==> 05-01: inputs <==
// cu_engine
module cu_engine (
    input  clk, nrst,
    input  [71:0] filter, 
    input  [23:0] data_in,
    input  [ 8:0] pe_en_ctrl,
    output [15:0] pe_out
);
    reg [23:0] dff [0:1];
    wire [143:0] psum;
    pe pe00 (.clk(clk), .en(pe_en_ctrl[0]), .a(data_in[ 7: 0]), .b(filter[ 7: 0]), .out(psum[15: 0]));
    pe pe10 (.clk(clk), .en(pe_en_ctrl[1]), .a(data_in[15: 8]), .b(filter[15: 8]), .out(psum[31:16]));
    pe pe20 (.clk(clk), .en(pe_en_ctrl[2]), .a(data_in[23:16]), .b(filter[23:16]), .out(psum[47:32]));
    pe pe01 (.clk(clk), .en(pe_en_ctrl[3]), .a(dff[0][ 7: 0]), .b(filter[31:24]), .out(psum[63:48]));
    pe pe11 (.clk(clk), .en(pe_en_ctrl[4]), .a(dff[0][15: 8]), .b(filter[39:32]), .out(psum[79:64]));
    pe pe21 (.clk(clk), .en(pe_en_ctrl[5]), .a(dff[0][23:16]), .b(filter[47:40]), .out(psum[95:80]));
    pe pe02 (.clk(clk), .en(pe_en_ctrl[6]), .a(dff[1][ 7: 0]), .b(filter[55:48]), .out(psum[111: 96]));
    pe pe12 (.clk(clk), .en(pe_en_ctrl[7]), .a(dff[1][15: 8]), .b(filter[63:56]), .out(psum[127:112]));
    pe pe22 (.clk(clk), .en(pe_en_ctrl[8]), .a(dff[1][23:16]), .b(filter[71:64]), .out(psum[143:128]));
    always @(posedge clk) begin
        if (!nrst) begin
            dff[0] <= 0;
            dff[1] <= 0;
        end else begin
            dff[0] <= data_in;
            dff[1] <= dff[0]; 
        end
    end
    assign pe_out = psum[15:0] + psum[31:16] + psum[47:32] + psum[63:48] + psum[79:64] + psum[95:80] + psum[111:96] + psum[127:112] + psum[143:128];
endmodule
Settings: LEC_CHECK=0, ABC_AREA=1, CAP_MARGIN=15, CELL_PAD_IN_SITES_DETAIL_PLACEMENT=0, CELL_PAD_IN_SITES_GLOBAL_PLACEMENT=3, CORE_ASPECT_RATIO=0.91, CORE_MARGIN=2, CORE_UTILIZATION=32, CTS_CLUSTER_DIAMETER=210, GPL_ROUTABILITY_DRIVEN=0, GPL_TIMING_DRIVEN=0, MAX_ROUTING_LAYER=met4, MIN_ROUTING_LAYER=met2, SETUP_SLACK_MARGIN=0.21, SLEW_MARGIN=20, TNS_END_PERCENT=60; clock period 10.6 ns.
run.sh (not shown) runs the stock make flow with config.mk's settings and CLKGATE_MAP_FILE=.
==> inputs of 11-23, as changes to 05-01 <==
Settings changed: ABC_AREA 1 to unset, CAP_MARGIN 15 to 20, CTS_CLUSTER_DIAMETER 210 to 222, CTS_CLUSTER_SIZE set to 98, MAX_ROUTING_LAYER met4 to met5, MIN_ROUTING_LAYER met2 to met1, SETUP_SLACK_MARGIN 0.21 to -0.33, SLEW_MARGIN 20 to 0, TNS_END_PERCENT 60 to 15.
==> flow/constraint.sdc (replaced) <==
create_clock -name core_clock -period 3.55 [get_ports {clk}]
set_input_delay 0.7100 -clock core_clock [delete_from_list [all_inputs] [get_ports {clk}]]
set_output_delay 0.7100 -clock core_clock [all_outputs]
set_load 0.01 [all_outputs]
==> inputs of 12-14, as changes to 05-01 <==
Settings changed: ABC_AREA 1 to 0, CAP_MARGIN 15 to 25, CELL_PAD_IN_SITES_DETAIL_PLACEMENT 0 to unset, CORE_ASPECT_RATIO 0.91 to unset, CORE_UTILIZATION 32 to 40, CTS_CLUSTER_DIAMETER 210 to 83, GPL_ROUTABILITY_DRIVEN 0 to unset, HOLD_SLACK_MARGIN set to 0.1, MAX_ROUTING_LAYER met4 to unset, SETUP_SLACK_MARGIN 0.21 to unset, TNS_END_PERCENT 60 to 80.
==> flow/constraint.sdc (replaced) <==
create_clock -name core_clock -period 5.24 [get_ports {clk}]
set_input_delay 1.0480 -clock core_clock [delete_from_list [all_inputs] [get_ports {clk}]]
set_output_delay 1.0480 -clock core_clock [all_outputs]
set_load 0.01 [all_outputs]
==> summary of the runs <==
- 12-14 completed, yet does not pass: setup timing. 11-23 ran to the end with violations: setup timing. 05-01 ran to the end with no violations.
- Of 12-14 and 05-01, 05-01 has the higher worst setup slack (gap 3.9 ns).
- The highest sequential share of layout area belongs to 12-14, the lowest to 05-01.
- Non-clock buffer count: 12-14 < 11-23 < 05-01.
- Synthesized area: 05-01 is higher than 12-14 (6.3%).
